Setup of run A:
## top_module
module top_module(
    input wire clk,
    input wire rst,
    input wire spi_mosi,
    input wire spi_cs_n,
    input wire mic_data_1,
    input wire mic_data_2,
    output wire [7:0] out,
    output wire pos,
    output wire neg
);
wire [7:0] addr;
wire [7:0] value;
wire wr_en = 1;
wire rd_en = 1;
wire [7:0] mem_out;
wire [7:0] decimation_ratio;
wire dec_data_1;
wire dec_data_2;
wire dec_clk;
wire [7:0] filter_length;
wire [7:0] filter_out;
wire [15:0] capture_reg;
wire dummy;
wire dummy2;
wire corr_dec_en;
assign addr = capture_reg[15:8];
assign value = capture_reg[7:0];
    spi_port u_spi_port(
        .clk(clk),
        .rst_n(!rst),
        .spi_clk(clk),
        .spi_mosi(spi_mosi),
        .spi_miso(dummy),
        .spi_cs_n(spi_cs_n),
        .capture_reg(capture_reg)
    );
    config_memory u_memory(
        .clk(clk),            
        .rst_n(!rst),          
        .addr(addr),     
        .data_in(value),  
        .wr_en(wr_en),          
        .rd_en(rd_en),          
        .data_out(mem_out) 
    );
    demux1to2 u_demux1to2(
        .clk(clk),
        .rst_n(!rst),
        .sel(addr),
        .d(mem_out),
  ...
make LEC_CHECK=0 CAP_MARGIN=20 CORE_MARGIN=2 CORE_UTILIZATION=40 SLEW_MARGIN=20 finish   # period 8.0 ns
run.sh (not shown) runs the stock make flow with config.mk's settings and CLKGATE_MAP_FILE=.
Having completed the whole flow, run A delivered a layout that passed the timing, DRC and antenna checks.
Relative to run A, the following input files were edited for run B:
Settings: CORE_UTILIZATION now 70, was 40; SETUP_SLACK_MARGIN now -0.51, previously not set; the clock period (ns, I/O delays scaled along) now 7.03, was 8.0.
### Flow results
Critical path depth ends up higher on run B.
For site row count, dividing the value from run A by the value from run B gives 1.3.
Wire length of the first global-routing pass in run B is 0.98% higher than in run A
## Diff of input files: run C against run B
Settings: SETUP_SLACK_MARGIN now 0.68, was -0.51; HOLD_SLACK_MARGIN now -0.08, previously not set; CORE_UTILIZATION now 72, was 70; the clock period (ns, I/O delays scaled along) now 2.81, was 7.03.
Run C: total iterations of the first detailed-routing run higher than run B. Relative to run B, fraction of cell area in non-clock buffers increased by 6.4 points in run C. Run C ended up with a lower area of the core region than run B did. Across run B and run C, a clean result was obtained everywhere but in run C. Although run C finished all stages, its layout failed final checks on negative setup slack. Re number of placed cells counting well taps: run C and run B aren't equal, and the higher value belongs to run C. Maximum cell stage delay along the critical path is higher on run B. Run C ended up with a higher portion of total power attributed to combinational logic than run B did.
diff inputs: run C => run D
Settings: removing HOLD_SLACK_MARGIN (formerly -0.08); removing SETUP_SLACK_MARGIN (formerly 0.68); changing CORE_UTILIZATION from 72 to 16; changing the clock period (ns, I/O delays scaled along) from 2.81 to 5.06.
[summary]
Run D: full flow OK, the timing, DRC and antenna checks passed
On run D: worst setup slack is 1.65 ns higher than what run C gave.
Taking run D over run C, the final wirelength ratio works out to 0.77.
Max first-pass GRT wire length across run D and run C: run C
Compared with run C, run D shows detail-routed via count per cell that has gone down by more than a quarter.
Worst-path maximum fanout sits higher in run D than in run C.
Run C → run D: via count of the first global-routing pass decreased by about 13% relative to the old numbers; global-route met2 utilization decreased by 47 points relative to the old numbers; number of placed instances with taps included increased by 50% relative to the old numbers; count of clock-buffer cells in the layout increased by 13 relative to the old numbers; total power draw decreased by about 50% relative to the old numbers.
On sequential share of cell area, run C tracks run D almost exactly.
diff inputs: run D => run E
Settings: PLACE_DENSITY_LB_ADDON now 0.01, previously not set; CORE_UTILIZATION now 72, was 16; SETUP_SLACK_MARGIN now 1.19, previously not set; the clock period (ns, I/O delays scaled along) now 4.12, was 5.06.
Results
- Status | run D and run E | clean
- Number of well-tap cells placed (higher): run D
- Per the comparison of run E with run D, horizontal die size lost about 50%, setup fix buffers added after clock tree synthesis picked up an extra 18, detailed router's first-iteration violation count lost about 11%, combined global-route utilization of all metal layers picked up an extra 22 points, buffer and inverter count on the worst path picked up an extra 1.
- Number of non-clock inverters in the layout came out exactly the same in run D and run E.
- Net switching component of the power (higher): run E

========
## v44
top_module again, from the RTL that the note above started with.
clock: 2.82 ns
lec_check: 0
abc_area: 1
cap_margin: 20
core_margin: 2
core_utilization: 72
hold_slack_margin: 0.27
place_density: 0.35
setup_slack_margin: 0.25
slew_margin: 20
[inputs] v31 vs v44
Settings: an added CTS_CLUSTER_SIZE of 99; an added CORE_ASPECT_RATIO of 0.92.
v31 -> stages 100% | layout checks FAIL | setup timing. Leakage power in v31 vs v44: up 5.0%. On cell count along the critical path: between v44 and v31, it ends up lower for v44. v31 vs v44, clock network power share went down by 1.7 points. [v31 vs v44] global-route usage: lower in v31. Clock-buffer cell count in v31 vs v44: down about 1%.
diff inputs: v31 => v18
Settings: HOLD_SLACK_MARGIN: 0.27 -> unset; SETUP_SLACK_MARGIN: 0.25 -> unset; PLACE_DENSITY: 0.35 -> unset; CTS_CLUSTER_SIZE: 99 -> unset; CORE_ASPECT_RATIO: 0.92 -> unset; the clock period (ns, I/O delays scaled along): 2.82 -> 3.06.
[summary]
Having completed the whole flow, v18 delivered a layout that passed the timing, DRC and antenna checks.
Endpoint required time on the critical path: v18 > v31
v18 vs v31, critical path startpoint: u_spi_port.capture_reg[12]$_DFFE_PP0P_ vs u_spi_port.capture_reg[15]$_DFFE_PP0P_
On shortest clock period the worst path allows after layout, the lower figure sits with v18, not v31.
Compare v31 and v18 | last weighted congestion value of the routability-driven placer lower: v18

========
Setup of v48:
The RTL this note starts from:
==> flow/design.v <==
module spi_port (
    input wire clk,                
    input wire rst_n,              
    input wire spi_clk,           
    input wire spi_mosi,          
    output wire spi_miso,         
    input wire spi_cs_n,          
    output reg [15:0] capture_reg
);
    reg [15:0] shift_reg;          
    reg cs_n_prev;                 
    always @(posedge clk or negedge rst_n) begin
        if (!rst_n) begin
            shift_reg <= 16'b0;
            capture_reg <= 16'b0;
            cs_n_prev <= 1'b1;
        end else begin
            cs_n_prev <= spi_cs_n;
            if (!spi_cs_n) begin
                shift_reg <= {shift_reg[14:0], spi_mosi};
            end else if (cs_n_prev == 1'b0 && spi_cs_n == 1'b1) begin
                capture_reg <= shift_reg;
            end
        end
    end
    assign spi_miso = 1'b0;
    wire _unused_spi_clk = spi_clk;
endmodule
module config_memory #(
    parameter NUM_ADDRESSES = 8  
)(
    input wire clk,                    
    input wire rst_n,                  
    input wire [7:0] addr,             
    input wire [7:0] data_in,          
    input wire wr_en,                  
    input wire rd_en,                  
    output reg [7:0] data_out         
);
    reg [7:0] memory [0:NUM_ADDRESSES-1];  
    integer i;
    always @(posedge clk or negedge rst_n) begin
        if (!rst_n) begin
            for (i = 0; i < NUM_ADDRESSES; i = i + 1) begin
                memory[i] <= 8'b0;
            end
        end else if (wr_en && addr < NUM_ADDRESSES) begin
            memory[addr[2:0]] <= data_in;
        end
    end
    always @(posedge clk) begin
        if (rd_en) begin
            data_out <= (addr < NUM_ADDRESSES) ? memory[addr[2:0]] : 8'b0;
        end
    end
endmodule
module demux1to2 (
    input wire clk,                
    input wire rst_n,              
    input wire [7:0]sel,     
    input wire [7:0] d,            
    output wire [7:0] a,
    output wire [7:0] b            
);
    reg [7:0] a_hold;
    reg [7:0] b_hold;
    always @(posedge clk or negedge rst_n) begin
        if (!rst_n) begin
            a_hold <= 8'b0;
            b_hold <= 8'b0;
        end else begin
            case(sel)
                8'd0: a_hold <= d;
                8'd1: b_hold <= d;
                default: ;
            endcase
        end
    end
    assign a = (sel == 8'd0) ? d : a_hold;
    assign b = (sel == 8'd1) ? d : b_hold;
endmodule
module decimator (
    input wire clk,                
    input wire rst,                
    input wire [7:0] decimation_ratio,  
    input wire data,               
    output reg out,               
    output reg dec_clk            
);
    reg [7:0] counter;           
    always @(posedge clk or posedge rst) begin
        if (rst) begin
            counter <= 8'b0;
            out <= 1'b0;
            dec_clk <= 1'b0;
        end else begin
            if (decimation_ratio == 8'b1) begin
                out <= data;
            end else begin
                counter <= counter + 1;
                if (counter >= decimation_ratio-1) begin
                    counter <= 8'b0;
                    out <= data;
                    dec_clk <= ~dec_clk;
                end
            end
        end
    end
endmodule
module buffer #(
    parameter MAX_LENGTH = 256
)(
    input wire clk,             
    input wire rst,             
    input wire en,              
    input wire data_1,          
    input wire data_2,          
    input wire [7:0] length,    
    output reg [7:0] corr,      
    output reg pos,
    output reg neg
);
    reg [MAX_LENGTH-1:0] shift_reg_1;
    reg [MAX_LENGTH-1:0] shift_reg_2;
    reg [7:0] corr_neg;
    reg [7:0] corr_pos;
    integer i;
    always @(posedge clk or posedge rst) begin
        if (rst) begin
            shift_reg_1 <= {MAX_LENGTH{1'b0}};
            shift_reg_2 <= {MAX_LENGTH{1'b0}};
            pos <= 1'b0;
            neg <= 1'b0;
            corr <= 8'b0;
            corr_neg <= 8'b0;
            corr_pos <= 8'b0;
        end else if (en) begin
            shift_reg_1 <= {shift_reg_1[MAX_LENGTH-2:0], data_1};
            shift_reg_2 <= {shift_reg_2[MAX_LENGTH-2:0], data_2};
            corr <= corr + (data_1 ^ data_2) - (shift_reg_1[MAX_LENGTH - 1] ^ shift_reg_2[MAX_LENGTH - 1]) ;
            if (length > 1) begin
                corr_neg <= corr_neg + (shift_reg_1[0] ^ data_2) - (shift_reg_1[MAX_LENGTH - 1] ^ shift_reg_2[MAX_LENGTH - 2]);
                corr_pos <= corr_pos + (data_1 ^ shift_reg_2[0]) - (shift_reg_1[MAX_LENGTH - 2] ^ shift_reg_2[MAX_LENGTH - 1]);
            end
            if (corr_neg < corr_pos) begin
                neg <= 1'b1;
                pos <= 1'b0;
            end else if (corr_pos < corr_neg) begin
                pos <= 1'b1;
                neg <= 1'b0;
            end else begin
                pos <= 1'b0;
                neg <= 1'b0;
            end
        end
    end
endmodule
module top_module(
    input wire clk,
    input wire rst,
    input wire spi_mosi,
    input wire spi_cs_n,
    input wire mic_data_1,
    input wire mic_data_2,
    output wire [7:0] out,
    output wire pos,
    output wire neg
);
wire [7:0] addr;
wire [7:0] value;
wire wr_en = 1;
wire rd_en = 1;
wire [7:0] mem_out;
wire [7:0] decimation_ratio;
wire dec_data_1;
wire dec_data_2;
wire dec_clk;
wire [7:0] filter_length;
wire [7:0] filter_out;
wire [15:0] capture_reg;
wire dummy;
wire dummy2;
wire corr_dec_en;
assign addr = capture_reg[15:8];
assign value = capture_reg[7:0];
    spi_port u_spi_port(
        .clk(clk),
        .rst_n(!rst),
        .spi_clk(clk),
        .spi_mosi(spi_mosi),
        .spi_miso(dummy),
        .spi_cs_n(spi_cs_n),
        .capture_reg(capture_reg)
    );
    config_memory u_memory(
        .clk(clk),            
        .rst_n(!rst),          
        .addr(addr),     
        .data_in(value),  
        .wr_en(wr_en),          
        .rd_en(rd_en),          
        .data_out(mem_out) 
    );
    demux1to2 u_demux1to2(
        .clk(clk),
        .rst_n(!rst),
        .sel(addr),
        .d(mem_out),
        .a(decimation_ratio),  
        .b(filter_length)
    );
    decimator u_decimator_1(
        .clk(clk),              
        .rst(rst),              
        .decimation_ratio(decimation_ratio),
        .data(mic_data_1),             
        .out(dec_data_1),              
        .dec_clk(dec_clk)           
    );
    decimator u_decimator_2(
        .clk(clk),              
        .rst(rst),              
        .decimation_ratio(decimation_ratio),
        .data(mic_data_2),             
        .out(dec_data_2),              
        .dec_clk(dummy2)           
    );
    buffer u_buffer(
        .clk(clk),         
        .rst(rst),         
        .en(corr_dec_en),
        .data_1(dec_data_1),        
        .data_2(dec_data_2),        
        .length(filter_length),
        .corr(out),
        .pos(pos),
        .neg(neg)   
    );
reg dec_clk_q;
always @(posedge clk or posedge rst) begin
    if (rst) dec_clk_q <= 1'b0;
    else dec_clk_q <= dec_clk;
end
assign corr_dec_en = (decimation_ratio == 8'b1) | (dec_clk & ~dec_clk_q);
endmodule
make LEC_CHECK=0 CAP_MARGIN=20 CORE_MARGIN=2 CORE_UTILIZATION=72 CTS_CLUSTER_DIAMETER=355 CTS_CLUSTER_SIZE=29 GPL_ROUTABILITY_DRIVEN=0 MAX_ROUTING_LAYER=met5 MIN_ROUTING_LAYER=met1 PLACE_DENSITY_LB_ADDON=0.01 SETUP_SLACK_MARGIN=0.81 SLEW_MARGIN=20 finish   # period 2.81 ns
v48 finished all stages; however, its layout fails the closing checks, the failures being setup timing.
Relative to v48, the following input files were edited for v56:
diff --git a/flow/config.mk b/flow/config.mk
--- a/flow/config.mk
+++ b/flow/config.mk
@@ -15,4 +15,2 @@
 export MIN_ROUTING_LAYER = met1
-export PLACE_DENSITY_LB_ADDON = 0.01
-export SETUP_SLACK_MARGIN = 0.81
 export SLEW_MARGIN = 20
==> flow/constraint.sdc <==
create_clock -name core_clock -period 3.13 [get_ports {clk}]
set_input_delay 0.6260 -clock core_clock [delete_from_list [all_inputs] [get_ports {clk}]]
set_output_delay 0.6260 -clock core_clock [all_outputs]
set_load 0.01 [all_outputs]
Results
On worst hold slack: v56 sits above v48. Compared with v48, v56 is more frugal on power. Combinational cell area excluding buffers and inverters of v56 falls short of that of v48 slightly. v56 ended with less relative slew slack than v48. Completing all stages was not enough for v56: its layout failed the final checks because of setup timing.
Modified inputs, v14 compared to v56
==> flow/config.mk <==
export PLATFORM = sky130hd
export DESIGN_NAME = top_module
export DESIGN_NICKNAME = top_module
export VERILOG_FILES = /design/flow/design.v
export SDC_FILE = /design/flow/constraint.sdc
export NUM_CORES = 4
export LEC_CHECK = 0
export ABC_AREA = 1
export CAP_MARGIN = 20
export CORE_MARGIN = 2
export CORE_UTILIZATION = 72
export PLACE_DENSITY = 0.36
export SETUP_SLACK_MARGIN = 0.16
export SLEW_MARGIN = 20
==> flow/constraint.sdc <==
create_clock -name core_clock -period 2.85 [get_ports {clk}]
set_input_delay 0.5700 -clock core_clock [delete_from_list [all_inputs] [get_ports {clk}]]
set_output_delay 0.5700 -clock core_clock [all_outputs]
set_load 0.01 [all_outputs]
[summary]
- Having completed the whole flow, v14 delivered a layout that passed the timing, DRC and antenna checks.
- Comparing v14 and v56, the lower final core area utilization was measured on v56.
- Post-synth net total: v14 higher than v56
- v14: global-route wire length before repair higher than v56
- Number of levels in the clock H-tree was lower in the run labelled v56.
- Overall power consumption in v14 vs v56: up about 18%
- First-pass iteration count of the detailed router was lower in v56 than in v14.
- The slowest library cell on the worst path comes out sky130_fd_sc_hd__or4_4 in one run and sky130_fd_sc_hd__nor3_2 in the other, namely in v56 and v14 respectively.
- The clock group share of total power number comes out higher for v14 vs v56.
Power figures rest on the tool's default switching activity, not on a simulated workload.
